**design/flow/run.sh**
```bash
#!/bin/bash
# the make line also repeats each setting of config.mk as NAME=value (left out here)
make -C /OpenROAD-flow-scripts/flow DESIGN_CONFIG=/design/flow/config.mk WORK_HOME=/design/flow/orfs CLKGATE_MAP_FILE= finish
```
**design/flow/config.mk**
```make
export PLATFORM = sky130hd
export DESIGN_NAME = bf16_unit
export DESIGN_NICKNAME = bf16_unit
export VERILOG_FILES = /design/flow/design.v
export SDC_FILE = /design/flow/constraint.sdc
export NUM_CORES = 4
export LEC_CHECK = 0
export ABC_AREA = 0
export CAP_MARGIN = 20
export CORE_MARGIN = 2
export CORE_UTILIZATION = 72
export CTS_CLUSTER_DIAMETER = 372
export CTS_CLUSTER_SIZE = 14
export PLACE_DENSITY_LB_ADDON = 0.06
export SLEW_MARGIN = 20
```
**design/flow/constraint.sdc**
```tcl
create_clock -name core_clock -period 4.45 [get_ports {clk}]
set_input_delay 0.8900 -clock core_clock [delete_from_list [all_inputs] [get_ports {clk}]]
set_output_delay 0.8900 -clock core_clock [all_outputs]
set_load 0.01 [all_outputs]
```
**design/flow/design.v**
```verilog
module decoder(
	input  [15:0] in1,
	input  [15:0] in2,
	input  [15:0] in3,
	input  [4:0] funct5,
	output reg [15:0] out1,
	output reg [15:0] out2,
	output reg [15:0] out3
);
	always @(*) begin
		case(funct5)
			5'b00000,5'b00001 : begin
				out1 <= in1;
				out2 <= 16'b0011111110000000;
				out3 <= in2;
			end
			5'b00010 : begin
				out1 <= in1;
				out2 <= in2;
				out3 <= 0;
			end
			5'b00100,5'b00101 : begin
				out1 <= in1;
				out2 <= in2;
				out3 <= in3;
			end
			default : begin
				out1 <= 0;
				out2 <= 0;
				out3 <= 0;
			end
		endcase
	end
endmodule
module mux_funct5(
	input [15:0] mult_add_sub,
	input [15:0] macc,
	input [4:0] funct5,
	output reg [15:0] result
);
  	always @(*) begin
		case(funct5)
			5'b00000,5'b00001,5'b00010,5'b00101,5'b00100 : result <= mult_add_sub;
			5'b00111 : result <= macc;
			default : result <= {16{1'b0}};
		endcase
  	end
endmodule
module bf16_fmadd_fmsub(
    input wire clk,
    input wire reset,
    input wire [15:0] in1,
    input wire [15:0] in2,
    input wire [15:0] in3,
    input wire [4:0] funct5,
    output reg [15:0] result
);
    reg [15:0] p1_reg_in3;
    reg [4:0] p1_reg_funct5;
    reg [31:0] p1_reg_exp_rm;
    reg [7:0] p1_reg_alu_in1;
    reg [7:0] p1_reg_alu_in2;
    reg p1_reg_s_rm;
    reg exc_flag;
    reg [15:0] exc_res;
    reg [31:0] exp_1;   
    reg [31:0] exp_2;   
    reg [7:0] alu_in1;   
    reg [7:0] alu_in2;   
    reg s_rm;   
    reg [15:0] p1_reg_exc_res;
    reg p1_reg_exc_flag; 
    reg [15:0] p2_reg_alu_rm;
    reg [31:0] p2_reg_exp_rm;
    reg p2_reg_s_rm;
    reg [15:0] p2_reg_exc_res;
    reg [15:0] p2_reg_in3;
    reg [4:0] p2_reg_funct5;
    reg p2_reg_exc_flag;
    reg signed [17:0] p3_reg_alu_m;
    reg signed [17:0] p3_reg_alu_m_shifted;
    reg signed [17:0] p3_reg_alu_in3;
    reg signed [17:0] p3_reg_alu_in3_shifted;
    reg signed [31:0] p3_reg_exp_3;
    reg signed [31:0] p3_reg_exp_m;
    reg p3_reg_s_m;
    reg p3_reg_s_in3;
    reg [15:0] p3_reg_exc_res;
    reg p3_reg_exc_flag;
    reg [4:0] p3_reg_funct5;
    reg signed [31:0] exp_s1;
    reg signed [31:0] exp_s2;
    reg signed [9:0] exp_rm_signed;
    reg signed [31:0] exp_m;   
    reg signed [31:0] exp_3;   
    reg signed [31:0] exp_r;   
    reg signed [17:0] alu_m;   
    reg signed [17:0] alu_in3;   
    reg signed [17:0] alu_m_shifted;   
    reg signed [17:0] alu_in3_shifted;   
    reg s_m;   
    reg s_in3;   
    reg [15:0] p4_reg_exc_res;
    reg p4_reg_exc_flag;
    reg [4:0] p4_reg_funct5;
    reg signed [31:0] p4_reg_exp_r;  
    reg signed [17:0] v_alu_m;
    reg signed [17:0] v_alu_in3;
    reg signed [17:0] p4_reg_alu_m;
    reg signed [17:0] p4_reg_alu_in3;
    reg signed [31:0] p5_reg_exp_r;
    reg [15:0] p5_reg_exc_res;
    reg p5_reg_exc_flag;
    reg signed [17:0] alu_r;
    reg s_r;  
    reg cancel_flag;  
    reg p5_reg_s_r;
    reg p5_reg_cancel_flag;
    reg [17:0] p5_reg_alu_r;
    reg p6_reg_exc_flag;
    reg p6_reg_s_r;
    reg p6_reg_cancel_flag;
    reg [15:0] p6_reg_exc_res;
    reg [17:0] p5_alu_r;
    reg [31:0] p5_exp_r;
    reg [17:0] p6_reg_alu_r;
    reg [31:0] p6_reg_exp_r;
    reg [17:0] p6_alu_r;
    reg [31:0] p6_exp_r;
    always @ (posedge clk) begin
        if (reset == 0) begin
            p1_reg_exp_rm <= 0;
            p1_reg_in3 <= 0;
            p1_reg_funct5 <= 0;
            p1_reg_alu_in1 <= 0;
            p1_reg_alu_in2 <= 0;
            p1_reg_s_rm <= 0;
            p1_reg_exc_flag <= 1;
            p1_reg_exc_res <= 0;
            p2_reg_alu_rm <= 0;
            p2_reg_exp_rm <= 0;
            p2_reg_s_rm <= 0;
            p2_reg_exc_res <= 0;
            p2_reg_in3 <= 0;
            p2_reg_funct5 <= 0;
            p2_reg_exc_flag <= 1;
            p3_reg_alu_m <= 0;
            p3_reg_alu_m_shifted <= 0;
            p3_reg_alu_in3 <= 0;
            p3_reg_alu_in3_shifted <= 0;
            p3_reg_exp_3 <= 0;
            p3_reg_exp_m <= 0;
            p3_reg_s_m <= 0;
            p3_reg_s_in3 <= 0;
            p3_reg_exc_res <= 0;
            p3_reg_exc_flag <= 1;
            p3_reg_funct5 <= 0;
            p4_reg_funct5 <= 0;
            p4_reg_exp_r <= 0;
            p4_reg_exc_res <= 0;
            p4_reg_exc_flag <= 1;
            p4_reg_alu_m <= 0;
            p4_reg_alu_in3 <= 0;
            p5_reg_exp_r <= 0;
            p5_reg_exc_res <= 0;
            p5_reg_exc_flag <= 1'b1;
            p5_reg_alu_r <= 0;
            p5_reg_s_r <= 0;
            p5_reg_cancel_flag <= 0;
            p6_reg_exc_flag <= 1;
            p6_reg_s_r <= 0;
            p6_reg_cancel_flag <= 0;
            p6_reg_exc_res <= 0;
            p6_reg_alu_r <= 0;
            p6_reg_exp_r <= 0;
        end else begin
            p1_reg_exp_rm <= (exp_1 + exp_2) - 127;  
            p1_reg_in3 <= in3;
            p1_reg_funct5 <= funct5;
            p1_reg_alu_in1 <= alu_in1;
            p1_reg_alu_in2 <= alu_in2;
            p1_reg_s_rm <= s_rm;
            p1_reg_exc_flag <= 1;
            p1_reg_exc_res <= 0;
            p1_reg_exc_flag <= exc_flag;
            p1_reg_exc_res <= exc_res;
            p2_reg_alu_rm <= p1_reg_alu_in1 * p1_reg_alu_in2;  
            p2_reg_exp_rm <= p1_reg_exp_rm;
            p2_reg_s_rm <= p1_reg_s_rm;
            p2_reg_exc_res <= p1_reg_exc_res;
            p2_reg_in3 <= p1_reg_in3;
            p2_reg_funct5 <= p1_reg_funct5;
            p2_reg_exc_flag <= p1_reg_exc_flag;
            p3_reg_alu_m <= alu_m;
            p3_reg_alu_m_shifted <= alu_m_shifted;
            p3_reg_alu_in3 <= alu_in3;
            p3_reg_alu_in3_shifted <= alu_in3_shifted;
            p3_reg_exp_3 <= exp_3;
            p3_reg_exp_m <= exp_m;
            p3_reg_s_m <= s_m;
            p3_reg_s_in3 <= s_in3;
            p3_reg_exc_res <= p2_reg_exc_res;
            p3_reg_exc_flag <= p2_reg_exc_flag;
            p3_reg_funct5 <= p2_reg_funct5;
            p4_reg_funct5 <= p3_reg_funct5;
            p4_reg_exp_r <= exp_r;
            p4_reg_exc_res <= p3_reg_exc_res;
            p4_reg_exc_flag <= p3_reg_exc_flag;
            p4_reg_alu_m <= v_alu_m;
            p4_reg_alu_in3 <= v_alu_in3;
            p5_reg_exp_r <= p4_reg_exp_r;
            p5_reg_exc_res <= p4_reg_exc_res;
            p5_reg_exc_flag <= p4_reg_exc_flag;
            p5_reg_alu_r <= alu_r;
            p5_reg_s_r <= s_r;
            p5_reg_cancel_flag <= cancel_flag;
            p6_reg_exc_flag <= p5_reg_exc_flag;
            p6_reg_s_r <= p5_reg_s_r;
            p6_reg_cancel_flag <= p5_reg_cancel_flag;
            p6_reg_exc_res <= p5_reg_exc_res;
            p6_reg_alu_r <= p5_alu_r;
            p6_reg_exp_r <= p5_exp_r;
        end
    end
    always @(*) begin
        if ((in1[14:7] == 0) || (in2[14:7] == 0)) begin
            exp_1 <= 0;
            exp_2 <= 127;
            alu_in1 <= 0;
            alu_in2 <= 0;
            s_rm <= 0;
        end else begin
            exp_1 <= in1[14:7];
            exp_2 <= in2[14:7];
            alu_in1 <= {1'b1,in1[6:0]};
            alu_in2 <= {1'b1,in2[6:0]};
            s_rm <= in1[15] ^ in2[15];
        end
    end
    always @(*) begin
        exc_flag = 1;
        exc_res = 16'b0000000000000000;
        if ((exp_1 == 255) || (exp_2 == 255) || (in3[14:7] == 8'b11111111)) begin
            if ((in1[6:0] != 0) && (exp_1 == 255)) begin
                exc_res = in1;
            end else if ((in2[6:0] != 0) && (exp_2 == 255)) begin
                exc_res = in2;
            end else if ((in3[6:0] != 0) && (in3[14:7] == 8'b11111111)) begin
                exc_res = in3;
            end else begin
                if (exp_1 == 255) begin
                    exc_res = in1;
                end else if (exp_2 == 255) begin
                    exc_res = in2;
                end else begin
                    exc_res = in3;
                end
            end
        end else begin
            exc_flag = 0;
        end
    end
    always @(*) begin
        exp_3 <= p2_reg_in3[14:7];
        exp_m <= p2_reg_exp_rm;
        exp_rm_signed = p2_reg_exp_rm;
        exp_s1 = ({2'b00,p2_reg_in3[14:7]}) - exp_rm_signed;
        exp_s2 = exp_rm_signed - ({2'b00,p2_reg_in3[14:7]});
        if (p2_reg_in3[14:7] == 0) begin
            alu_in3 <= 0;
            alu_in3_shifted <= 0;
            s_in3 <= 0;
        end else begin
            alu_in3 <= {4'b0001,p2_reg_in3[6:0],7'b0000000};
            alu_in3_shifted <= ({4'b0001,p2_reg_in3[6:0],7'b0000000}) >>> exp_s2;
            s_in3 <= p2_reg_in3[15];
        end
        if (p2_reg_alu_rm == 0) begin
            alu_m <= 0;
            alu_m_shifted <= 0;
            s_m <= 0;
        end else begin
            alu_m <= {2'b00,p2_reg_alu_rm};
            alu_m_shifted <= ({2'b00,p2_reg_alu_rm}) >>> exp_s1;
            s_m <= p2_reg_s_rm;
        end
    end
    always @(*) begin
        v_alu_m = p3_reg_alu_m;
        v_alu_in3 = p3_reg_alu_in3;
        if (p3_reg_exp_m >= p3_reg_exp_3) begin
            v_alu_in3 = p3_reg_alu_in3_shifted;
            exp_r <= p3_reg_exp_m;
        end else begin
            v_alu_m = p3_reg_alu_m_shifted;
            exp_r <= p3_reg_exp_3;
        end
        if (p3_reg_s_m == 1) begin
            v_alu_m =  -(v_alu_m);
        end else begin
            v_alu_m = v_alu_m;
        end
        if (p3_reg_s_in3 == 1) begin
            v_alu_in3 =  -(v_alu_in3);
        end else begin
            v_alu_in3 = v_alu_in3;
        end
    end
    always @(*) begin
        case (p4_reg_funct5)
            5'b00100, 5'b00000, 5'b00010 : begin
                alu_r = p4_reg_alu_m + p4_reg_alu_in3;
            end
            5'b00101,5'b00001 : begin
                alu_r = p4_reg_alu_m - p4_reg_alu_in3;
            end
            default : begin
              alu_r = 0;
            end
        endcase
        if (alu_r == 0) begin
           cancel_flag = 1;
        end else begin
           cancel_flag = 0;
        end
        s_r = 0;
        if (alu_r < 0) begin
            s_r = 1;
            alu_r = -(alu_r);
        end
    end
    always @(*) begin
        p5_alu_r = p5_reg_alu_r;
        p5_exp_r = p5_reg_exp_r;
        if (p5_alu_r[16] == 1) begin
            p5_exp_r = p5_exp_r + 2;
            p5_alu_r = p5_alu_r >> 2;
        end else if (p5_alu_r[15] == 1) begin
            p5_exp_r = p5_exp_r + 1;
            p5_alu_r = p5_alu_r >> 1;
        end else if (p5_alu_r[14] == 1) begin
           p5_alu_r = p5_alu_r << 0;
        end else if (p5_alu_r[13] == 1) begin
            p5_exp_r = p5_exp_r - 1;
            p5_alu_r = p5_alu_r << 1;
        end else if (p5_alu_r[12] == 1) begin
            p5_exp_r = p5_exp_r - 2;
            p5_alu_r = p5_alu_r << 2;
        end else if (p5_alu_r[11] == 1) begin
            p5_exp_r = p5_exp_r - 3;
            p5_alu_r = p5_alu_r << 3;
        end else if (p5_alu_r[10] == 1) begin
            p5_exp_r = p5_exp_r - 4;
            p5_alu_r = p5_alu_r << 4;
        end else if (p5_alu_r[9] == 1) begin
            p5_exp_r = p5_exp_r - 5;
            p5_alu_r = p5_alu_r << 5;
        end else if (p5_alu_r[8] == 1) begin
            p5_exp_r = p5_exp_r - 6;
            p5_alu_r = p5_alu_r << 6;
        end else if (p5_alu_r[7] == 1) begin
            p5_exp_r = p5_exp_r - 7;
            p5_alu_r = p5_alu_r << 7;
        end else if (p5_alu_r[6] == 1) begin
            p5_exp_r = p5_exp_r - 7;
            p5_alu_r = p5_alu_r << 8;
        end else if (p5_alu_r[5] == 1) begin
            p5_exp_r = p5_exp_r - 7;
            p5_alu_r = p5_alu_r << 9;
        end else if (p5_alu_r[4] == 1) begin
            p5_exp_r = p5_exp_r - 7;
            p5_alu_r = p5_alu_r << 10;
        end else if (p5_alu_r[3] == 1) begin
            p5_exp_r = p5_exp_r - 7;
            p5_alu_r = p5_alu_r << 11;
        end else if (p5_alu_r[2] == 1) begin
            p5_exp_r = p5_exp_r - 7;
            p5_alu_r = p5_alu_r << 12;
        end else if (p5_alu_r[1] == 1) begin
            p5_exp_r = p5_exp_r - 7;
            p5_alu_r = p5_alu_r << 13;
        end else if (p5_alu_r[0] == 1) begin
            p5_exp_r = p5_exp_r - 7;
            p5_alu_r = p5_alu_r << 14;
        end
    end
    always @(*) begin
        p6_alu_r = p6_reg_alu_r;
        p6_exp_r = p6_reg_exp_r;
        if (p6_alu_r[6] == 1) begin
            p6_alu_r[13:7] = (p6_alu_r[13:7]) + 1;
            if (p6_alu_r[13:7] == 0) begin
                p6_exp_r = p6_exp_r + 1;
            end
        end
        if (p6_reg_exc_flag == 1) begin
           result <= p6_reg_exc_res;
        end else if (p6_reg_cancel_flag == 1) begin
           result <= 0;
        end else if ((p6_exp_r >= 255) && (p6_reg_s_r == 0)) begin
           result <= 16'b0111111110000000;  
        end else if ((p6_exp_r >= 255) && (p6_reg_s_r == 1)) begin
           result <= 16'b1111111110000000;  
        end else if (p6_exp_r <= 0) begin
            result <= 16'b0000000000000000;  
        end else begin
            result[15] <= p6_reg_s_r;
            result[14:7] <= p6_exp_r;
            result[6:0] <= p6_alu_r[13:7];
        end
    end
endmodule
module bf16_mult_leaf
# (parameter G = 6) (
    input clk,
    input reset,
    input [15:0] in1,  
    input [15:0] in2,  
    output wire [G + 15:0] out_alu_m,  
    output reg [31:0] out_exp_m,  
    output reg out_s_m,  
    output reg out_exc_flag,  
    output reg out_err_code  
);
    reg [31:0] p1_reg_exp_m;
    reg [7:0] p1_reg_alu_in1;
    reg [7:0] p1_reg_alu_in2;
    reg p1_reg_s_m;
    reg p1_reg_exc_flag;
    reg p1_reg_err_code;
    reg [31:0] exp_1;
    reg [31:0] exp_2;
    reg [7:0] alu_in1;
    reg [7:0] alu_in2;
    reg s_m;   
    reg exc_flag;
    reg err_code;
    wire [G-1:0] guard;
    reg [15:0] s_alu_m;
    assign guard = 0;
    always @(*) begin
        if ((in1[14:7] == 0) || (in2[14:7] == 0)) begin
            exp_1 <= 0;
            exp_2 <= 0;
            alu_in1 <= 0;
            alu_in2 <= 0;
            s_m <= 0;
        end else begin
            exp_1 <= in1[14:7];
            exp_2 <= in2[14:7];
            alu_in1 <= {1'b1,in1[6:0]};
            alu_in2 <= {1'b1,in2[6:0]};
            s_m <= in1[15] ^ in2[15];
        end
    end
  always @(*) begin 
      exc_flag = 1;
      err_code = 0;
      if ((exp_1 == 255) || (exp_2 == 255)) begin
          if (in1[6:0] != 0 && exp_1 == 255 || in2[6:0] != 0 && exp_2 == 255) begin
              err_code = 1;
          end else begin
              err_code = 0;
          end
      end else begin
          exc_flag = 0;
      end
  end
  always @(posedge clk) begin
      if (reset == 0) begin
          p1_reg_exp_m <= 0;
          p1_reg_alu_in1 <= 0;
          p1_reg_alu_in2 <= 0;
          p1_reg_s_m <= 0;
          p1_reg_exc_flag <= 1;
          p1_reg_err_code <= 0;
          s_alu_m <= 0;
          out_exp_m <= 0;
          out_s_m <= 0;
          out_err_code <= 0;
          out_exc_flag <= 1;
      end else begin
          p1_reg_exp_m <= exp_1 + exp_2;  
          p1_reg_alu_in1 <= alu_in1;
          p1_reg_alu_in2 <= alu_in2;
          p1_reg_s_m <= s_m;
          p1_reg_exc_flag <= exc_flag;
          p1_reg_err_code <= err_code;
          s_alu_m <= p1_reg_alu_in1 * p1_reg_alu_in2;
          out_exp_m <= p1_reg_exp_m;
          out_s_m <= p1_reg_s_m;
          out_err_code <= p1_reg_err_code;
          out_exc_flag <= p1_reg_exc_flag;
      end
  end
  assign out_alu_m = {guard, s_alu_m};
endmodule
module bf16_add_branch
# (parameter G = 6) (
    input clk,
    input reset,
    input [G + 15:0] in1,
    input [31:0] exp_1,
    input s_in1,
    input exc_flag_1,
    input err_code_1,
    input [G + 15:0] in2,
    input [31:0] exp_2,
    input s_in2,
    input exc_flag_2,
    input err_code_2,
    output reg [G + 15:0] out_alu_r,
    output reg [31:0] out_exp_r,
    output reg out_s_r,
    output reg out_exc_flag,
    output reg out_err_code
);
    reg signed [G + 15:0] p1_reg_alu_in2;
    reg signed [G + 15:0] p1_reg_alu_in2_shifted;
    reg signed [G + 15:0] p1_reg_alu_in1;
    reg signed [G + 15:0] p1_reg_alu_in1_shifted;
    reg signed [31:0] p1_reg_exp_1;
    reg signed [31:0] p1_reg_exp_2;
    reg p1_reg_s_in2;
    reg p1_reg_s_in1;
    reg p1_reg_exc_flag;
    reg p1_reg_err_code;  
    reg signed [31:0] p2_reg_exp_r;
    reg p2_reg_exc_flag;
    reg p2_reg_err_code;
    reg signed [G + 15:0] p2_reg_alu_in1;
    reg signed [G + 15:0] p2_reg_alu_in2;
    reg signed [G + 15:0] v_alu_in1;
    reg signed [G + 15:0] v_alu_in2;
    reg signed [G + 15:0] alu_r;
    reg s_r;
    reg signed [31:0] exp_r;
    reg signed [G + 15:0] alu_in1;
    reg signed [G + 15:0] alu_in1_shifted;
    reg signed [G + 15:0] alu_in2;
    reg signed [G + 15:0] alu_in2_shifted;
    reg exc_flag;
    reg err_code;
    wire [G - 1:0] guard;  
    assign guard = 0;
    always @(*) begin
        if (exc_flag_1 == 1 || exc_flag_2 == 1) begin
            exc_flag <= 1;
            err_code <= err_code_1 | err_code_2;
        end else begin
            exc_flag <= 0;
            err_code <= 0;
        end
    end
    always @(*) begin: S1
        reg signed [31:0] exp_s1;
        reg signed [31:0] exp_s2;
        if ((exp_1 - exp_2) < 0) begin
           exp_s1 =  -(exp_1 - exp_2);
        end else begin
           exp_s1 = exp_1 - exp_2;
        end
        if ((exp_2 - exp_1) < 0) begin
            exp_s2 =  -(exp_2 - exp_1);
        end else begin
            exp_s2 = exp_2 - exp_1;
        end
        alu_in1 <= in1;
        alu_in1_shifted <= (in1) >>> exp_s2;
        alu_in2 <= in2;
        alu_in2_shifted <= (in2) >>> exp_s1;
    end
    always @(*) begin: S2
        v_alu_in1 = p1_reg_alu_in1;
        v_alu_in2 = p1_reg_alu_in2;
        if (p1_reg_exp_2 >= p1_reg_exp_1) begin
            v_alu_in1 = p1_reg_alu_in1_shifted;
            exp_r <= p1_reg_exp_2;
        end else begin
            v_alu_in2 = p1_reg_alu_in2_shifted;
            exp_r <= p1_reg_exp_1;
        end
        if (p1_reg_s_in1 == 1) begin
            v_alu_in1 =  -(v_alu_in1);
        end else begin
            v_alu_in1 = v_alu_in1;
        end
        if (p1_reg_s_in2 == 1) begin
            v_alu_in2 =  -(v_alu_in2);
        end else begin
            v_alu_in2 = v_alu_in2;
        end
    end
    always @(*) begin: S3
        reg signed [31:0] v_exp;
        v_exp = p2_reg_exp_r;
        alu_r = p2_reg_alu_in2 + p2_reg_alu_in1;
        s_r = 0;
        if (alu_r < 0) begin
            s_r = 1;
            alu_r =  -(alu_r);
        end
    end
    always @(posedge clk) begin
        if (reset == 0) begin
            p1_reg_alu_in2 <= 0;
            p1_reg_alu_in2_shifted <= 0;
            p1_reg_alu_in1 <= 0;
            p1_reg_alu_in1_shifted <= 0;
            p1_reg_exp_1 <= 0;
            p1_reg_exp_2 <= 0;
            p1_reg_s_in2 <= 0;
            p1_reg_s_in1 <= 0;
            p1_reg_exc_flag <= 1;
            p1_reg_err_code <= 0;
            p2_reg_exp_r <= 0;
            p2_reg_exc_flag <= 1;
            p2_reg_err_code <= 0;
            p2_reg_alu_in1 <= 0;
            p2_reg_alu_in2 <= 0;
            out_exp_r <= 0;
            out_exc_flag <= 1;
            out_err_code <= 0;
            out_alu_r <= 0;
            out_s_r <= 0;
        end else begin
            p1_reg_alu_in2 <= alu_in2;
            p1_reg_alu_in2_shifted <= alu_in2_shifted;
            p1_reg_alu_in1 <= alu_in1;
            p1_reg_alu_in1_shifted <= alu_in1_shifted;
            p1_reg_exp_1 <= exp_1;
            p1_reg_exp_2 <= exp_2;
            p1_reg_s_in2 <= s_in2;
            p1_reg_s_in1 <= s_in1;
            p1_reg_exc_flag <= exc_flag;
            p1_reg_err_code <= err_code;
            p2_reg_exp_r <= exp_r;
            p2_reg_exc_flag <= p1_reg_exc_flag;
            p2_reg_err_code <= p1_reg_err_code;
            p2_reg_alu_in1 <= v_alu_in1;
            p2_reg_alu_in2 <= v_alu_in2;
            out_exp_r <= p2_reg_exp_r;
            out_exc_flag <= p2_reg_exc_flag;
            out_err_code <= p2_reg_err_code;
            out_alu_r <= alu_r;
            out_s_r <= s_r;
        end
    end
endmodule
module bf16_add_root
# (parameter G = 6)(
    input clk,
    input reset,
    input [G + 15:0] in1,
    input [31:0] exp_1,
    input s_in1,
    input exc_flag_1,
    input err_code_1,
    input [G + 15:0] in2,
    input [31:0] exp_2,
    input s_in2,
    input exc_flag_2,
    input err_code_2,
    output reg [15:0] result
);
    reg signed [G + 15:0] p1_reg_alu_in2;
    reg signed [G + 15:0] p1_reg_alu_in2_shifted;
    reg signed [G + 15:0] p1_reg_alu_in1;
    reg signed [G + 15:0] p1_reg_alu_in1_shifted;
    reg signed [31:0] p1_reg_exp_1;
    reg signed [31:0] p1_reg_exp_2;
    reg p1_reg_s_in2;
    reg p1_reg_s_in1;
    reg p1_reg_exc_flag;
    reg p1_reg_err_code;  
    reg signed [31:0] p2_reg_exp_r;
    reg p2_reg_exc_flag;
    reg p2_reg_err_code;
    reg signed [G + 15:0] p2_reg_alu_in1;
    reg signed [G + 15:0] p2_reg_alu_in2; 
    reg signed [G + 15:0] v_alu_in1;
    reg signed [G + 15:0] v_alu_in2; 
    reg signed [31:0] p3_reg_exp_r;
    reg p3_reg_exc_flag;
    reg p3_reg_err_code;
    reg signed [G + 15:0] p3_reg_alu_r;
    reg p3_reg_s_r;
    reg p3_reg_cancel_flag;  
    reg p4_reg_exc_flag;
    reg p4_reg_err_code;
    reg signed [31:0] p4_reg_exp_r;
    reg signed [G + 15:0] p4_reg_alu_r;
    reg p4_reg_s_r;
    reg p4_reg_cancel_flag;
    reg signed [G + 15:0] alu_in1;
    reg signed [G + 15:0] alu_in1_shifted;
    reg signed [G + 15:0] alu_in2;
    reg signed [G + 15:0] alu_in2_shifted;
    reg exc_flag;
    reg err_code;
    wire [G - 1:0] guard;  
    reg signed [31:0] exp_r;
    reg signed [G + 15:0] alu_r;
    reg s_r;
    reg cancel_flag;
    reg signed [G + 15:0] v_alu_r;
    reg signed [31:0] v_exp_r;
    assign guard = 0;
    always @(*) begin
        if (exc_flag_1 == 1 || exc_flag_2 == 1) begin
            exc_flag <= 1;
            err_code <= err_code_1 | err_code_2;
        end else begin
            exc_flag <= 0;
            err_code <= 0;
        end
    end
  always @(*) begin: S1
      reg signed [31:0] exp_s1;
      reg signed [31:0] exp_s2;
      if((exp_1 - exp_2) < 0) begin
          exp_s1 =  -(exp_1 - exp_2);
      end else begin
          exp_s1 = exp_1 - exp_2;
      end
      if ((exp_2 - exp_1) < 0) begin
          exp_s2 =  -(exp_2 - exp_1);
      end else begin
          exp_s2 = exp_2 - exp_1;
      end
      alu_in1 <= in1;
      alu_in1_shifted <= (in1) >>> exp_s2;
      alu_in2 <= in2;
      alu_in2_shifted <= (in2) >>> exp_s1;
  end
    always @(*) begin : S2
        v_alu_in1 = p1_reg_alu_in1;
        v_alu_in2 = p1_reg_alu_in2;
        if ((p1_reg_exp_2 >= p1_reg_exp_1)) begin
            v_alu_in1 = p1_reg_alu_in1_shifted;
            exp_r <= p1_reg_exp_2;
        end else begin
            v_alu_in2 = p1_reg_alu_in2_shifted;
            exp_r <= p1_reg_exp_1;
        end
        if (p1_reg_s_in1 == 1) begin
            v_alu_in1 =  -(v_alu_in1);
        end else begin
            v_alu_in1 = v_alu_in1;
        end
        if (p1_reg_s_in2 == 1) begin
            v_alu_in2 =  -(v_alu_in2);
        end else begin
            v_alu_in2 = v_alu_in2;
        end
    end
    always @(*) begin: S3
        reg signed [31:0] v_exp;
        v_exp = p2_reg_exp_r;
        alu_r = p2_reg_alu_in2 + p2_reg_alu_in1;
        if (alu_r == {guard,16'b0000000000000000}) begin
            cancel_flag = 1;
        end else begin
            cancel_flag = 0;
        end
        s_r = 0;
        if (alu_r < 0) begin
            s_r = 1;
            alu_r =  -(alu_r);
        end
    end
    always @(*) begin
        v_alu_r = p3_reg_alu_r;
        v_exp_r = p3_reg_exp_r;
        if (v_alu_r[20] == 1) begin
            v_exp_r = v_exp_r + 6;
            v_alu_r = (v_alu_r) >> 6;
        end else if (v_alu_r[19] == 1) begin
            v_exp_r = v_exp_r + 5;
            v_alu_r = (v_alu_r) >> 5;
        end else if (v_alu_r[18] == 1) begin
            v_exp_r = v_exp_r + 4;
            v_alu_r = (v_alu_r) >> 4;
        end else if (v_alu_r[17] == 1) begin
            v_exp_r = v_exp_r + 3;
            v_alu_r = (v_alu_r) >> 3;
        end else if (v_alu_r[16] == 1) begin
            v_exp_r = v_exp_r + 2;
            v_alu_r = (v_alu_r) >> 2;
        end else if (v_alu_r[15] == 1) begin
            v_exp_r = v_exp_r + 1;
            v_alu_r = (v_alu_r) >> 1;
        end else if (v_alu_r[14] == 1) begin
            v_alu_r = (v_alu_r) << 0;
        end else if (v_alu_r[13] == 1) begin
            v_exp_r = v_exp_r - 1;
            v_alu_r = (v_alu_r) << 1;
        end else if (v_alu_r[12] == 1) begin
            v_exp_r = v_exp_r - 2;
            v_alu_r = (v_alu_r) << 2;
        end else if (v_alu_r[11] == 1) begin
            v_exp_r = v_exp_r - 3;
            v_alu_r = (v_alu_r) << 3;
        end else if (v_alu_r[10] == 1) begin
            v_exp_r = v_exp_r - 4;
            v_alu_r = (v_alu_r) << 4;
        end else if (v_alu_r[9] == 1) begin
            v_exp_r = v_exp_r - 5;
            v_alu_r = (v_alu_r) << 5;
        end else if (v_alu_r[8] == 1) begin
            v_exp_r = v_exp_r - 6;
            v_alu_r = (v_alu_r) << 6;
        end else if (v_alu_r[7] == 1) begin
            v_exp_r = v_exp_r - 7;
            v_alu_r = (v_alu_r) << 7;
        end else if (v_alu_r[6] == 1) begin
            v_exp_r = v_exp_r - 7;
            v_alu_r = (v_alu_r) << 8;
        end else if (v_alu_r[5] == 1) begin
            v_exp_r = v_exp_r - 7;
            v_alu_r = (v_alu_r) << 9;
        end else if (v_alu_r[4] == 1) begin
            v_exp_r = v_exp_r - 7;
            v_alu_r = (v_alu_r) << 10;
        end else if (v_alu_r[3] == 1) begin
            v_exp_r = v_exp_r - 7;
            v_alu_r = (v_alu_r) << 11;
        end else if (v_alu_r[2] == 1) begin
            v_exp_r = v_exp_r - 7;
            v_alu_r = (v_alu_r) << 12;
        end else if (v_alu_r[1] == 1) begin
            v_exp_r = v_exp_r - 7;
            v_alu_r = (v_alu_r) << 13;
        end else if (v_alu_r[0] == 1) begin
            v_exp_r = v_exp_r - 7;
            v_alu_r = (v_alu_r) << 14;
        end
    end
    always @(*) begin: S5
        reg signed [G + 15:0] v_alu_r;
        reg signed [31:0] v_exp_r;
        v_alu_r = p4_reg_alu_r;
        v_exp_r = p4_reg_exp_r;
        if (v_alu_r[6] == 1) begin
            v_alu_r[13:7] = v_alu_r[13:7] + 1;
            if(v_alu_r[13:7] == 0) begin
                v_exp_r = v_exp_r + 1;
            end
        end
        if (p4_reg_exc_flag == 1) begin
            if (p4_reg_err_code == 1) begin
                result <= {p4_reg_s_r,15'b111111110000001};  
            end else begin
                result <= {p4_reg_s_r,15'b111111110000000};  
            end
        end else if (p4_reg_cancel_flag == 1) begin
            result <= 0;
        end else if ((v_exp_r > 381) && p4_reg_s_r == 0) begin
            result <= 16'b0111111110000000;  
        end else if ((v_exp_r > 381) && p4_reg_s_r == 1) begin
            result <= 16'b1111111110000000;  
        end else if (v_exp_r < 128) begin
            result <= 16'b0000000000000000;  
        end else begin
            result[15] <= p4_reg_s_r;
            result[14:7] <= (v_exp_r) - 127;
            result[6:0] <= v_alu_r[13:7];
        end
    end
    always @(posedge clk) begin
        if (reset == 0) begin
            p1_reg_alu_in2 <= 0;
            p1_reg_alu_in2_shifted <= 0;
            p1_reg_alu_in1 <= 0;
            p1_reg_alu_in1_shifted <= 0;
            p1_reg_exp_1 <= 0;
            p1_reg_exp_2 <= 0;
            p1_reg_s_in2 <= 0;
            p1_reg_s_in1 <= 0;
            p1_reg_exc_flag <= 1;
            p1_reg_err_code <= 0;
            p2_reg_exp_r <= 0;
            p2_reg_exc_flag <= 1;
            p2_reg_err_code <= 0;
            p2_reg_alu_in1 <= 0;
            p2_reg_alu_in2 <= 0;
            p3_reg_exp_r <= 0;
            p3_reg_exc_flag <= 1;
            p3_reg_err_code <= 0;
            p3_reg_alu_r <= 0;
            p3_reg_s_r <= 0;
            p3_reg_cancel_flag <= 0;
            p4_reg_exc_flag <= 1;
            p4_reg_err_code <= 0;
            p4_reg_s_r <= 0;
            p4_reg_cancel_flag <= 0;
            p4_reg_alu_r <= 0;
            p4_reg_exp_r <= 0;
        end else begin
            p1_reg_alu_in2 <= alu_in2;
            p1_reg_alu_in2_shifted <= alu_in2_shifted;
            p1_reg_alu_in1 <= alu_in1;
            p1_reg_alu_in1_shifted <= alu_in1_shifted;
            p1_reg_exp_1 <= exp_1;
            p1_reg_exp_2 <= exp_2;
            p1_reg_s_in2 <= s_in2;
            p1_reg_s_in1 <= s_in1;
            p1_reg_exc_flag <= exc_flag;
            p1_reg_err_code <= err_code;
            p2_reg_exp_r <= exp_r;
            p2_reg_exc_flag <= p1_reg_exc_flag;
            p2_reg_err_code <= p1_reg_err_code;
            p2_reg_alu_in1 <= v_alu_in1;
            p2_reg_alu_in2 <= v_alu_in2;
            p3_reg_exp_r <= p2_reg_exp_r;
            p3_reg_exc_flag <= p2_reg_exc_flag;
            p3_reg_err_code <= p2_reg_err_code;
            p3_reg_alu_r <= alu_r;
            p3_reg_s_r <= s_r;
            p3_reg_cancel_flag <= cancel_flag;
            p4_reg_exc_flag <= p3_reg_exc_flag;
            p4_reg_err_code <= p3_reg_err_code;
            p4_reg_s_r <= p3_reg_s_r;
            p4_reg_cancel_flag <= p3_reg_cancel_flag;
            p4_reg_alu_r <= v_alu_r;
            p4_reg_exp_r <= v_exp_r;
        end
    end
endmodule
module bf16_SIMD_MACC
# (parameter G = 6) (
    input clk,
    input reset,
    input [15:0] in1,
    input [15:0] in2,
    input  [15:0] in3,
    input  [15:0] in4,
    input  [15:0] in5,
    input  [15:0] in6,
    input  [15:0] in7,
    input  [15:0] in8,
    input  [15:0] in9,
    input  [15:0] in10,
    input  [15:0] in11,
    input  [15:0] in12,
    input  [15:0] in13,
    input  [15:0] in14,
    input  [15:0] in15,
    input  [15:0] in16,
    input  [15:0] in17,
    input  [15:0] in18,
    output wire [15:0] result
);
    wire [G + 15:0] m1_alu_m;
    wire [31:0] m1_exp_m;
    wire m1_s_m;
    wire m1_exc_flag;
    wire m1_err_code;
    wire [G + 15:0] m2_alu_m;
    wire [31:0] m2_exp_m;
    wire m2_s_m;
    wire m2_exc_flag;
    wire m2_err_code;
    wire [G + 15:0] m3_alu_m;
    wire [31:0] m3_exp_m;
    wire m3_s_m;
    wire m3_exc_flag;
    wire m3_err_code;
    wire [G + 15:0] m4_alu_m;
    wire [31:0] m4_exp_m;
    wire m4_s_m;
    wire m4_exc_flag;
    wire m4_err_code;
    wire [G + 15:0] m5_alu_m;
    wire [31:0] m5_exp_m;
    wire m5_s_m;
    wire m5_exc_flag;
    wire m5_err_code;
    wire [G + 15:0] m6_alu_m;
    wire [31:0] m6_exp_m;
    wire m6_s_m;
    wire m6_exc_flag;
    wire m6_err_code;
    wire [G + 15:0] m7_alu_m;
    wire [31:0] m7_exp_m;
    wire m7_s_m;
    wire m7_exc_flag;
    wire m7_err_code;
    wire [G + 15:0] m8_alu_m;
    wire [31:0] m8_exp_m;
    wire m8_s_m;
    wire m8_exc_flag;
    wire m8_err_code;
    wire [G + 15:0] m9_alu_m;
    wire [31:0] m9_exp_m;
    wire m9_s_m;
    wire m9_exc_flag;
    wire m9_err_code;
    wire [G + 15:0] a1_alu_r;
    wire [31:0] a1_exp_r;
    wire a1_s_r;
    wire a1_exc_flag;
    wire a1_err_code;
    wire [G + 15:0] a2_alu_r;
    wire [31:0] a2_exp_r;
    wire a2_s_r;
    wire a2_exc_flag;
    wire a2_err_code;
    wire [G + 15:0] a3_alu_r;
    wire [31:0] a3_exp_r;
    wire a3_s_r;
    wire a3_exc_flag;
    wire a3_err_code;
    wire [G + 15:0] a4_alu_r;
    wire [31:0] a4_exp_r;
    wire a4_s_r;
    wire a4_exc_flag;
    wire a4_err_code;
    wire [G + 15:0] a5_alu_r;
    wire [31:0] a5_exp_r;
    wire a5_s_r;
    wire a5_exc_flag;
    wire a5_err_code;
    wire [G + 15:0] a6_alu_r;
    wire [31:0] a6_exp_r;
    wire a6_s_r;
    wire a6_exc_flag;
    wire a6_err_code;
    wire [G + 15:0] a7_alu_r;
    wire [31:0] a7_exp_r;
    wire a7_s_r;
    wire a7_exc_flag;
    wire a7_err_code;
    reg [15:0] p1_in17;
    reg [15:0] p1_in18;
    reg [15:0] p2_in17;
    reg [15:0] p2_in18;
    reg [15:0] p3_in17;
    reg [15:0] p3_in18;
    reg [15:0] p4_in17;
    reg [15:0] p4_in18;
    reg [15:0] p5_in17;
    reg [15:0] p5_in18;
    reg [15:0] p6_in17;
    reg [15:0] p6_in18;
    reg [15:0] p7_in17;
    reg [15:0] p7_in18;
    reg [15:0] p8_in17;
    reg [15:0] p8_in18;
    reg [15:0] p9_in17;
    reg [15:0] p9_in18;
    wire [15:0] in17_m;
    wire [15:0] in18_m;
    always @ (posedge clk) begin
        if (reset == 0) begin
            p1_in17 <= 0;
            p1_in18 <= 0;
            p2_in17 <= 0;
            p2_in18 <= 0;
            p3_in17 <= 0;
            p3_in18 <= 0;
            p4_in17 <= 0;
            p4_in18 <= 0;
            p5_in17 <= 0;
            p5_in18 <= 0;
            p6_in17 <= 0;
            p6_in18 <= 0;
            p7_in17 <= 0;
            p7_in18 <= 0;
            p8_in17 <= 0;
            p8_in18 <= 0;
            p9_in17 <= 0;
            p9_in18 <= 0;
        end else begin
            p1_in17 <= in17;
            p1_in18 <= in18;
            p2_in17 <= p1_in17;
            p2_in18 <= p1_in18;
            p3_in17 <= p2_in17;
            p3_in18 <= p2_in18;
            p4_in17 <= p3_in17;
            p4_in18 <= p3_in18;
            p5_in17 <= p4_in17;
            p5_in18 <= p4_in18;
            p6_in17 <= p5_in17;
            p6_in18 <= p5_in18;
            p7_in17 <= p6_in17;
            p7_in18 <= p6_in18;
            p8_in17 <= p7_in17;
            p8_in18 <= p7_in18;
            p9_in17 <= p8_in17;
            p9_in18 <= p8_in18;
        end
    end
    assign in17_m = p9_in17;
    assign in18_m = p9_in18;
    bf16_mult_leaf MULT1(
        .clk(clk),
        .reset(reset),
        .in1(in1),
        .in2(in2),
        .out_alu_m(m1_alu_m),
        .out_exp_m(m1_exp_m),
        .out_s_m(m1_s_m),
        .out_exc_flag(m1_exc_flag),
        .out_err_code(m1_err_code));
    bf16_mult_leaf MULT2(
        .clk(clk),
        .reset(reset),
        .in1(in3),
        .in2(in4),
        .out_alu_m(m2_alu_m),
        .out_exp_m(m2_exp_m),
        .out_s_m(m2_s_m),
        .out_exc_flag(m2_exc_flag),
        .out_err_code(m2_err_code));
    bf16_mult_leaf MULT3(
        .clk(clk),
        .reset(reset),
        .in1(in5),
        .in2(in6),
        .out_alu_m(m3_alu_m),
        .out_exp_m(m3_exp_m),
        .out_s_m(m3_s_m),
        .out_exc_flag(m3_exc_flag),
        .out_err_code(m3_err_code));
    bf16_mult_leaf MULT4(
        .clk(clk),
        .reset(reset),
        .in1(in7),
        .in2(in8),
        .out_alu_m(m4_alu_m),
        .out_exp_m(m4_exp_m),
        .out_s_m(m4_s_m),
        .out_exc_flag(m4_exc_flag),
        .out_err_code(m4_err_code));
    bf16_mult_leaf MULT5(
        .clk(clk),
        .reset(reset),
        .in1(in9),
        .in2(in10),
        .out_alu_m(m5_alu_m),
        .out_exp_m(m5_exp_m),
        .out_s_m(m5_s_m),
        .out_exc_flag(m5_exc_flag),
        .out_err_code(m5_err_code));
    bf16_mult_leaf MULT6(
        .clk(clk),
        .reset(reset),
        .in1(in11),
        .in2(in12),
        .out_alu_m(m6_alu_m),
        .out_exp_m(m6_exp_m),
        .out_s_m(m6_s_m),
        .out_exc_flag(m6_exc_flag),
        .out_err_code(m6_err_code));
    bf16_mult_leaf MULT7(
        .clk(clk),
        .reset(reset),
        .in1(in13),
        .in2(in14),
        .out_alu_m(m7_alu_m),
        .out_exp_m(m7_exp_m),
        .out_s_m(m7_s_m),
        .out_exc_flag(m7_exc_flag),
        .out_err_code(m7_err_code));
    bf16_mult_leaf MULT8(
        .clk(clk),
        .reset(reset),
        .in1(in15),
        .in2(in16),
        .out_alu_m(m8_alu_m),
        .out_exp_m(m8_exp_m),
        .out_s_m(m8_s_m),
        .out_exc_flag(m8_exc_flag),
        .out_err_code(m8_err_code));
    bf16_mult_leaf MULT9(
        .clk(clk),
        .reset(reset),
        .in1(in17_m),
        .in2(in18_m),
        .out_alu_m(m9_alu_m),
        .out_exp_m(m9_exp_m),
        .out_s_m(m9_s_m),
        .out_exc_flag(m9_exc_flag),
        .out_err_code(m9_err_code));
    bf16_add_branch ADD1(
        .clk(clk),
        .reset(reset),
        .in1(m1_alu_m),
        .exp_1(m1_exp_m),
        .s_in1(m1_s_m),
        .exc_flag_1(m1_exc_flag),
        .err_code_1(m1_err_code),
        .in2(m2_alu_m),
        .exp_2(m2_exp_m),
        .s_in2(m2_s_m),
        .exc_flag_2(m2_exc_flag),
        .err_code_2(m2_err_code),
        .out_alu_r(a1_alu_r),
        .out_exp_r(a1_exp_r),
        .out_s_r(a1_s_r),
        .out_exc_flag(a1_exc_flag),
        .out_err_code(a1_err_code));
    bf16_add_branch ADD2(
        .clk(clk),
        .reset(reset),
        .in1(m3_alu_m),
        .exp_1(m3_exp_m),
        .s_in1(m3_s_m),
        .exc_flag_1(m3_exc_flag),
        .err_code_1(m3_err_code),
        .in2(m4_alu_m),
        .exp_2(m4_exp_m),
        .s_in2(m4_s_m),
        .exc_flag_2(m4_exc_flag),
        .err_code_2(m4_err_code),
        .out_alu_r(a2_alu_r),
        .out_exp_r(a2_exp_r),
        .out_s_r(a2_s_r),
        .out_exc_flag(a2_exc_flag),
        .out_err_code(a2_err_code));
    bf16_add_branch ADD3(
        .clk(clk),
        .reset(reset),
        .in1(m5_alu_m),
        .exp_1(m5_exp_m),
        .s_in1(m5_s_m),
        .exc_flag_1(m5_exc_flag),
        .err_code_1(m5_err_code),
        .in2(m6_alu_m),
        .exp_2(m6_exp_m),
        .s_in2(m6_s_m),
        .exc_flag_2(m6_exc_flag),
        .err_code_2(m6_err_code),
        .out_alu_r(a3_alu_r),
        .out_exp_r(a3_exp_r),
        .out_s_r(a3_s_r),
        .out_exc_flag(a3_exc_flag),
        .out_err_code(a3_err_code));
    bf16_add_branch ADD4(
        .clk(clk),
        .reset(reset),
        .in1(m7_alu_m),
        .exp_1(m7_exp_m),
        .s_in1(m7_s_m),
        .exc_flag_1(m7_exc_flag),
        .err_code_1(m7_err_code),
        .in2(m8_alu_m),
        .exp_2(m8_exp_m),
        .s_in2(m8_s_m),
        .exc_flag_2(m8_exc_flag),
        .err_code_2(m8_err_code),
        .out_alu_r(a4_alu_r),
        .out_exp_r(a4_exp_r),
        .out_s_r(a4_s_r),
        .out_exc_flag(a4_exc_flag),
        .out_err_code(a4_err_code));
    bf16_add_branch ADD5(
        .clk(clk),
        .reset(reset),
        .in1(a1_alu_r),
        .exp_1(a1_exp_r),
        .s_in1(a1_s_r),
        .exc_flag_1(a1_exc_flag),
        .err_code_1(a1_err_code),
        .in2(a2_alu_r),
        .exp_2(a2_exp_r),
        .s_in2(a2_s_r),
        .exc_flag_2(a2_exc_flag),
        .err_code_2(a2_err_code),
        .out_alu_r(a5_alu_r),
        .out_exp_r(a5_exp_r),
        .out_s_r(a5_s_r),
        .out_exc_flag(a5_exc_flag),
        .out_err_code(a5_err_code));
    bf16_add_branch ADD6(
        .clk(clk),
        .reset(reset),
        .in1(a3_alu_r),
        .exp_1(a3_exp_r),
        .s_in1(a3_s_r),
        .exc_flag_1(a3_exc_flag),
        .err_code_1(a3_err_code),
        .in2(a4_alu_r),
        .exp_2(a4_exp_r),
        .s_in2(a4_s_r),
        .exc_flag_2(a4_exc_flag),
        .err_code_2(a4_err_code),
        .out_alu_r(a6_alu_r),
        .out_exp_r(a6_exp_r),
        .out_s_r(a6_s_r),
        .out_exc_flag(a6_exc_flag),
        .out_err_code(a6_err_code));
    bf16_add_branch ADD7(
        .clk(clk),
        .reset(reset),
        .in1(a5_alu_r),
        .exp_1(a5_exp_r),
        .s_in1(a5_s_r),
        .exc_flag_1(a5_exc_flag),
        .err_code_1(a5_err_code),
        .in2(a6_alu_r),
        .exp_2(a6_exp_r),
        .s_in2(a6_s_r),
        .exc_flag_2(a6_exc_flag),
        .err_code_2(a6_err_code),
        .out_alu_r(a7_alu_r),
        .out_exp_r(a7_exp_r),
        .out_s_r(a7_s_r),
        .out_exc_flag(a7_exc_flag),
        .out_err_code(a7_err_code));
    bf16_add_root ROOT(
        .clk(clk),
        .reset(reset),
        .in1(a7_alu_r),
        .exp_1(a7_exp_r),
        .s_in1(a7_s_r),
        .exc_flag_1(a7_exc_flag),
        .err_code_1(a7_err_code),
        .in2(m9_alu_m),
        .exp_2(m9_exp_m),
        .s_in2(m9_s_m),
        .exc_flag_2(m9_exc_flag),
        .err_code_2(m9_err_code),
        .result(result));
endmodule
module bf16_unit
# (parameter G = 6) (
    input  clk,
    input  reset,
    input  [15:0] in1,
    input  [15:0] in2,
    input  [15:0] in3,
    input  [15:0] in4,
    input  [15:0] in5,
    input  [15:0] in6,
    input  [15:0] in7,
    input  [15:0] in8,
    input  [15:0] in9,
    input  [15:0] in10,
    input  [15:0] in11,
    input  [15:0] in12,
    input  [15:0] in13,
    input  [15:0] in14,
    input  [15:0] in15,
    input  [15:0] in16,
    input  [15:0] in17,
    input  [15:0] in18,
    input  [4:0] funct5,
    output wire [15:0] result
);
    reg [4:0] p1_funct5;
    reg [4:0] p2_funct5;
    reg [4:0] p3_funct5;
    reg [4:0] p4_funct5;
    reg [4:0] p5_funct5;
    reg [4:0] p6_funct5;
    reg [4:0] p7_funct5;
    reg [4:0] p8_funct5;
    reg [4:0] p9_funct5;
    reg [4:0] p10_funct5;
    reg [4:0] p11_funct5;
    reg [4:0] p12_funct5;
    reg [4:0] p13_funct5;
    reg [4:0] p14_funct5;
    reg [4:0] p15_funct5;
    reg [15:0] p1_in1;
    reg [15:0] p1_in2;
    reg [15:0] p1_in3;
    reg [15:0] p2_in1;
    reg [15:0] p2_in2;
    reg [15:0] p2_in3;
    reg [15:0] p3_in1;
    reg [15:0] p3_in2;
    reg [15:0] p3_in3;
    reg [15:0] p4_in1;
    reg [15:0] p4_in2;
    reg [15:0] p4_in3;
    reg [15:0] p5_in1;
    reg [15:0] p5_in2;
    reg [15:0] p5_in3;
    reg [15:0] p6_in1;
    reg [15:0] p6_in2;
    reg [15:0] p6_in3;
    reg [15:0] p7_in1;
    reg [15:0] p7_in2;
    reg [15:0] p7_in3; 
    reg [15:0] p8_in1;
    reg [15:0] p8_in2;
    reg [15:0] p8_in3; 
    reg [15:0] p9_in1;
    reg [15:0] p9_in2;
    reg [15:0] p9_in3; 
    wire [15:0] mux_mult_add_sub;
    wire [15:0] mux_macc;
    wire [15:0] s_in1;
    wire [15:0] s_in2;
    wire [15:0] s_in3;
    bf16_SIMD_MACC bf16_SIMD(
      .clk(clk),
      .reset(reset),
      .in1(in1),
      .in2(in2),
      .in3(in3),
      .in4(in4),
      .in5(in5),
      .in6(in6),
      .in7(in7),
      .in8(in8),
      .in9(in9),
      .in10(in10),
      .in11(in11),
      .in12(in12),
      .in13(in13),
      .in14(in14),
      .in15(in15),
      .in16(in16),
      .in17(in17),
      .in18(in18),
      .result(mux_macc));
    decoder dec(
      .in1(p9_in1),
      .in2(p9_in2),
      .in3(p9_in3),
      .funct5(p9_funct5),
      .out1(s_in1),
      .out2(s_in2),
      .out3(s_in3));
    bf16_fmadd_fmsub fmadd_fmsub(
      .clk(clk),
      .reset(reset),
      .in1(s_in1),
      .in2(s_in2),
      .in3(s_in3),
      .funct5(p9_funct5),
      .result(mux_mult_add_sub));
    mux_funct5 mux(
      .mult_add_sub(mux_mult_add_sub),
      .macc(mux_macc),
      .funct5(p15_funct5),
      .result(result));
    always @(posedge clk) begin
        if (reset == 0) begin
            p1_funct5 <= 0;
            p2_funct5 <= 0;
            p3_funct5 <= 0;
            p4_funct5 <= 0;
            p5_funct5 <= 0;
            p6_funct5 <= 0;
            p7_funct5 <= 0;
            p8_funct5 <= 0;
            p9_funct5 <= 0;
            p10_funct5 <= 0;
            p11_funct5 <= 0;
            p12_funct5 <= 0;
            p13_funct5 <= 0;
            p14_funct5 <= 0;
            p15_funct5 <= 0;
            p1_in1 <= 0;
            p1_in2 <= 0;
            p1_in3 <= 0;
            p2_in1 <= 0;
            p2_in2 <= 0;
            p2_in3 <= 0;
            p3_in1 <= 0;
            p3_in2 <= 0;
            p3_in3 <= 0;
            p4_in1 <= 0;
            p4_in2 <= 0;
            p4_in3 <= 0;
            p5_in1 <= 0;
            p5_in2 <= 0;
            p5_in3 <= 0;
            p6_in1 <= 0;
            p6_in2 <= 0;
            p6_in3 <= 0;
            p7_in1 <= 0;
            p7_in2 <= 0;
            p7_in3 <= 0;
            p8_in1 <= 0;
            p8_in2 <= 0;
            p8_in3 <= 0;
            p9_in1 <= 0;
            p9_in2 <= 0;
            p9_in3 <= 0;
        end else begin
            p1_funct5 <= funct5;
            p2_funct5 <= p1_funct5;
            p3_funct5 <= p2_funct5;
            p4_funct5 <= p3_funct5;
            p5_funct5 <= p4_funct5;
            p6_funct5 <= p5_funct5;
            p7_funct5 <= p6_funct5;
            p8_funct5 <= p7_funct5;
            p9_funct5 <= p8_funct5;
            p10_funct5 <= p9_funct5;
            p11_funct5 <= p10_funct5;
            p12_funct5 <= p11_funct5;
            p13_funct5 <= p12_funct5;
            p14_funct5 <= p13_funct5;
            p15_funct5 <= p14_funct5;
            p1_in1 <= in1;
            p1_in2 <= in2;
            p1_in3 <= in3;
            p2_in1 <= p1_in1;
            p2_in2 <= p1_in2;
            p2_in3 <= p1_in3;
            p3_in1 <= p2_in1;
            p3_in2 <= p2_in2;
            p3_in3 <= p2_in3;
            p4_in1 <= p3_in1;
            p4_in2 <= p3_in2;
            p4_in3 <= p3_in3;
            p5_in1 <= p4_in1;
            p5_in2 <= p4_in2;
            p5_in3 <= p4_in3;
            p6_in1 <= p5_in1;
            p6_in2 <= p5_in2;
            p6_in3 <= p5_in3;
            p7_in1 <= p6_in1;
            p7_in2 <= p6_in2;
            p7_in3 <= p6_in3;
            p8_in1 <= p7_in1;
            p8_in2 <= p7_in2;
            p8_in3 <= p7_in3;
            p9_in1 <= p8_in1;
            p9_in2 <= p8_in2;
            p9_in3 <= p8_in3;
        end
    end
endmodule
```
==> flow_metrics.py, run 1 <==
# Generated from Yosys and OpenROAD reports
metrics = {
    "status": {
        "outcome": "failed layout checks",
        "so.violations": "negative setup slack",
    },
    "worst_hold_path": {
        "min_path_cells": 1,
        "worstHoldStart": "bf16_SIMD.ROOT.p1_reg_exc_flag",
        "hold_path.class": "flop to flop",
        "min_to": "bf16_SIMD.ROOT.p2_reg_exc_flag",
    },
    "cts": {
        "cts-htree-levels": 5,
        "postCtsHoldBufs": 0,
        "clk_path_buf_depth": 4,
        "clock-sinks": 3218,
        "tritoncts": "done",
        "clock.latency.late_pin_ns": 0.96,
        "cts_root_buffer": "clkbuf_16",
        "numCtsBuffers": 279,
        "clk_pin_slew_ns": 0.07,
    },
    "pwr": {
        "p_clk_mw": 21.4,
        "intPower_mw": 45.1,
        "pwr-share-comb_pct": 16.3,
        "top_power_group": "sequential cells",
        "pg_seq_mw": 30.3,
        "powerDensity_nw_per_um2": 339,
        "total_power_mw": 61.8,
        "power.switching_mw": 16.7,
        "sw_frac_of_total_pct": 27.1,
        "power_combinational_mw": 10.1,
        "leakagePower_nw": 78.9,
        "p_clk_share_pct": 34.6,
        "pwr-share-seq_pct": 49.1,
        "peakVddDrop_mv": 0.481,
    },
    "worst_setup_path": {
        "worst-r2r-setup-slack_ns": 0.09,
        "startpoint": "fmadd_fmsub.p6_reg_alu_r[8]",
        "path_class": "flop to output port",
        "crit_fanout": 4,
        "rr_worst_depth": 17,
        "slowest_stage": "or4_4",
        "r2r-start": "bf16_SIMD.MULT5.p1_reg_alu_in1[1]",
        "crit_path_end": "result[15]",
        "worstPathArrival_ns": 4.19,
        "path_buffers": 4,
        "cp_top_family": "simple AND/OR/NAND/NOR gates",
        "cp.depth": 15,
        "critPathLaunchType": "flop",
        "crit_required_ns": 3.56,
        "path_cells": "ha_4, and3_4, xnor2_2, o2111ai_2, or4_4, buf_6, or3_1, a31o_2, nand4_1, a2111oi_4, buf_2, buf_6, a311oi_2, a211o_1, buf_2",
        "cpPeakStageDelay_ns": 0.58,
        "cp-end-kind": "output port",
        "worstReg2RegEnd": "bf16_SIMD.MULT5.s_alu_m[14]",
    },
    "sta": {
        "skew_ns": 0.0542,
        "finalHoldViolCount": 0,
        "worst_pin_slew_ns": 1.09,
        "rsz0062_at_grt": "yes",
        "final_max_slew_viol_count": 0,
        "setup_viol": 16,
        "period_needed_ns": 5.08,
        "final.setup.worst_slack_ns": -0.625,
        "clock.fmax_mhz": 197,
        "period_used_pct": 114,
        "slew_headroom_pct": 27.1,
    },
    "drt": {
        "dr.pass1.iters": 12,
        "routed_wl_um": 420000,
        "wl_per_cell_um": 19.0,
        "dr_total_vias": 131000,
        "ant_nets": 0,
        "post-route-drc-count": 0,
        "viasPerCell": 5.94,
        "drtIter0Drc": 11100,
    },
    "logic_synthesis": {
        "yosys.area_share.aoi_pct": 12.0,
        "top_cell": "dfxtp_1",
        "yosys_warnings": 8,
        "ff_type": "dfxtp_1",
        "muxShareOfSynthArea_pct": 5.32,
        "ys_seq_elements": 3218,
        "avgSynthCellArea_um2": 8.83,
        "async_reset_ff_share_pct": 0,
        "top_cells_by_area": "dfxtp_1 39%, and2_1 8.0%, ha_1 7.1%, fa_1 5.0%, nor2_1 4.2%",
        "yosysSeqAreaShare_pct": 38.9,
        "top_cell_area_share_pct": 38.9,
        "synth_stat.cells": 18800,
        "postSynthCellCount": 18800,
        "adder_share_pct": 12.1,
        "yosys_area_um2": 166000,
        "top_area_cell": "dfxtp_1",
        "ys_sh_simple_pct": 23.1,
        "syn_area_um2": 166000,
        "common_cells": "3218 x dfxtp_1, 2117 x and2_1, 1838 x nor2_1",
        "edf_count": 0,
        "ys_types": 96,
        "synth.logic.top_family": "simple AND/OR/NAND/NOR gates",
        "syn_nets": 20400,
        "xor_area_share_pct": 4.27,
    },
    "global_route": {
        "antenna_found_initial": 16,
        "overflow": 0,
        "first_global_vias": 127000,
        "grt_usage_pct": 34.7,
        "grt_pass1_wl_um": 665000,
        "grt_start_max_net_pins": 294,
    },
    "floorplanning": {
        "fp_util_pct": 72.3,
        "dieHeight_um": 484,
        "io_pins": 311,
        "die_x_um": 484,
        "core_area_um2": 229000,
        "dieArea_um2": 234000,
        "rows": 176,
    },
    "placement": {
        "io_buffers": 310,
        "globalplace.congestion": 1.03,
        "post-place-ws_ns": -0.342,
        "dp_hpwl_um": 313000,
        "place_area_um2": 174000,
    },
    "run": {
        "warning_count": 164,
        "drv_cap": 0,
    },
    "finish": {
        "nets": 20700,
        "fin_area_um2": 182000,
        "fill_cells": 15500,
        "syn2layout_area_growth_pct": 10.0,
    },
}
## what timing repair did
| action | CTS | global route |
|---|---|---|
| gates cloned | 1 | 0 |
| endpoints found under the setup margin | 41 | 76 |
| buffers inserted | 25 | 19 |
| pin swaps | 47 | 161 |
| gates resized | 157 | 267 |
## per-layer routing
layer,vias to the layer above,wire (um),track usage [%]
met2,4551,198000,58.5
met1,61700,174000,44.0
li1,64000,-,-
met4,2,21900,16.8
met3,1009,25600,4.45
met5,-,14,0
## layout make-up
cell class / count / area [um2] / area share (%)
antenna: 6 / 15.0 / 0.00823
clock inverter: 5 / 43.8 / 0.0240
multi-input combinational: 13600 / 95200 / 52.2
tap: 3026 / 3790 / 2.08
clock buffer: 288 / 7200 / 3.95
inverter: 1050 / 3950 / 2.17
timing repair buffer: 898 / 7630 / 4.18
sequential: 3218 / 64500 / 35.4
## through the flow
step                      instances  TNS (ns)  hold slack [ns]  util, %
after floorplan               18800         0            0.386        -
after global placement        21800     -2.92            0.389     75.7
after detailed placement      21800     -5.30            0.391     75.7
after CTS                     22100     -9.60            0.396     79.0
after global routing          22100    -12.60            0.402     79.5
final                         22100     -8.78            0.396     79.5
==> inputs of run 2 (changes only) <==
Settings changed: CTS_CLUSTER_DIAMETER 372 to 27, PLACE_DENSITY_LB_ADDON 0.06 to 0.07, SETUP_SLACK_MARGIN from default to 1.25.
Clock period 4.45 ns to 4.26 ns, I/O delays scaled along.
==> flow_metrics.py, run 2 <==
# Generated from Yosys and OpenROAD reports
metrics = {
    "placement": {
        "post-place-ws_ns": -0.309,
        "io_buffers": 310,
        "place_area_um2": 174000,
        "dp_hpwl_um": 309000,
        "globalplace.congestion": 0.983,
    },
    "logic_synthesis": {
        "xor_area_share_pct": 4.27,
        "synth_stat.cells": 18800,
        "adder_share_pct": 12.1,
        "top_cells_by_area": "dfxtp_1 39%, and2_1 8.0%, ha_1 7.1%, fa_1 5.0%, nor2_1 4.2%",
        "postSynthCellCount": 18800,
        "ys_sh_simple_pct": 23.1,
        "top_cell_area_share_pct": 38.9,
        "syn_nets": 20400,
        "edf_count": 0,
        "top_area_cell": "dfxtp_1",
        "syn_area_um2": 166000,
        "avgSynthCellArea_um2": 8.83,
        "yosysSeqAreaShare_pct": 38.9,
        "synth.logic.top_family": "simple AND/OR/NAND/NOR gates",
        "yosys.area_share.aoi_pct": 12.0,
        "muxShareOfSynthArea_pct": 5.32,
        "ys_types": 96,
        "common_cells": "3218 x dfxtp_1, 2117 x and2_1, 1838 x nor2_1",
        "ys_seq_elements": 3218,
        "top_cell": "dfxtp_1",
        "ff_type": "dfxtp_1",
        "yosys_warnings": 8,
        "yosys_area_um2": 166000,
        "async_reset_ff_share_pct": 0,
    },
    "pwr": {
        "pwr-share-seq_pct": 34.5,
        "powerDensity_nw_per_um2": 459,
        "power_combinational_mw": 12.3,
        "leakagePower_nw": 86.7,
        "top_power_group": "the clock network",
        "p_clk_mw": 48.3,
        "intPower_mw": 66.8,
        "peakVddDrop_mv": 0.420,
        "sw_frac_of_total_pct": 27.6,
        "pg_seq_mw": 31.9,
        "p_clk_share_pct": 52.2,
        "pwr-share-comb_pct": 13.3,
        "power.switching_mw": 25.5,
    },
    "worst_setup_path": {
        "path_buffers": 2,
        "slowest_stage": "xnor2_1",
        "worst-r2r-setup-slack_ns": -1.43,
        "r2r-start": "bf16_SIMD.MULT7.p1_reg_alu_in1[7]",
        "path_class": "flop to flop",
        "cpPeakStageDelay_ns": 0.80,
        "worstPathArrival_ns": 6.50,
        "startpoint": "bf16_SIMD.MULT7.p1_reg_alu_in1[7]",
        "critPathLaunchType": "flop",
        "crit_path_end": "bf16_SIMD.MULT7.s_alu_m[14]",
        "cp.depth": 13,
        "cp_top_family": "adder cells",
        "worstReg2RegEnd": "bf16_SIMD.MULT7.s_alu_m[14]",
        "crit_top_cell": "fa_1",
        "crit_required_ns": 5.07,
        "crit_fanout": 6,
        "cp-end-kind": "flop",
        "rr_worst_depth": 13,
        "path_cells": "and2_1, fa_1, inv_1, fa_1, fa_1, inv_1, fa_2, ha_1, nand2_1, o21ai_2, o41ai_2, xnor2_1, nor2_1",
    },
    "floorplanning": {
        "dieArea_um2": 234000,
        "rows": 176,
        "die_x_um": 484,
        "dieHeight_um": 484,
        "io_pins": 311,
        "core_area_um2": 229000,
        "fp_util_pct": 72.3,
    },
    "drt": {
        "post-route-drc-count": 0,
        "ant_nets": 0,
        "dr_total_vias": 147000,
        "dr.pass1.iters": 12,
        "viasPerCell": 6.38,
        "drtIter0Drc": 17700,
        "wl_per_cell_um": 23.0,
        "routed_wl_um": 529000,
    },
    "status": {
        "so.violations": "negative setup slack",
        "outcome": "failed layout checks",
    },
    "worst_hold_path": {
        "min_to": "bf16_SIMD.ADD6.p1_reg_alu_in2[4]",
        "worstHoldStart": "reset",
        "min_path_cells": 2,
        "hold_path.class": "input port to flop",
    },
    "cts": {
        "postCtsHoldBufs": 0,
        "clk_pin_slew_ns": 0.06,
        "clock.latency.late_pin_ns": 1.04,
        "numCtsBuffers": 585,
        "cts-htree-levels": 6,
        "clock-sinks": 3218,
        "clk_path_buf_depth": 4,
        "tritoncts": "done",
        "cts_root_buffer": "clkbuf_16",
    },
    "run": {
        "warning_count": 166,
        "drv_cap": 0,
    },
    "finish": {
        "fill_cells": 10800,
        "fin_area_um2": 201000,
        "nets": 21200,
        "syn2layout_area_growth_pct": 21.5,
    },
    "sta": {
        "period_needed_ns": 5.69,
        "period_used_pct": 134,
        "slew_headroom_pct": 17.1,
        "tns_ns": -25.64,
        "skew_ns": 0.0638,
        "rsz0062_at_grt": "yes",
        "finalHoldViolCount": 0,
        "clock.fmax_mhz": 176,
        "final_max_slew_viol_count": 0,
        "final.setup.worst_slack_ns": -1.43,
        "worst_pin_slew_ns": 1.24,
        "setup_viol": 61,
    },
    "global_route": {
        "grt_usage_pct": 39.4,
        "overflow": 0,
        "grt_pass1_wl_um": 752000,
        "antenna_found_initial": 37,
        "first_global_vias": 140000,
        "grt_start_max_net_pins": 299,
    },
}
## run 2: layer usage
layer	GRT usage, %	part of all wire [%]
met1	46.5	36
met2	67.2	47
met3	6.80	9.1
met4	23.0	7.8
met5	0	0.043
## run 2: area by class of cell
class,count,area [um2],area share (%)
antenna,17,42.5,0.0211
sequential,3218,64900,32.2
clock inverter,370,4730,2.35
multi-input combinational,13600,99400,49.3
clock buffer,684,15700,7.78
inverter,1050,3970,1.97
tap,3026,3790,1.88
timing repair buffer,1037,9010,4.47
## run 2: metrics by stage
| stage | hold WS (ns) | utilization (%) | instances | total power, mW |
|---|---|---|---|---|
| 2_1_floorplan | 0.386 | - | 18800 | 39.8 |
| 3_3_place_gp | 0.389 | 75.7 | 21600 | 42.3 |
| 3_5_place_dp | 0.394 | 75.7 | 21600 | 42.5 |
| 4_1_cts | 0.307 | 85.9 | 22800 | 90.1 |
| 5_1_grt | 0.307 | 87.8 | 23000 | 94.5 |
| 6_report | 0.323 | 87.8 | 23000 | 92.4 |
## run 2: timing repair
item	4_1_cts	5_1_grt
pin swaps	337	421
buffers inserted	170	154
endpoints found under the setup margin	944	1081
cloned	0	1
resized	553	722
Power is estimated from default activity; no workload was simulated.
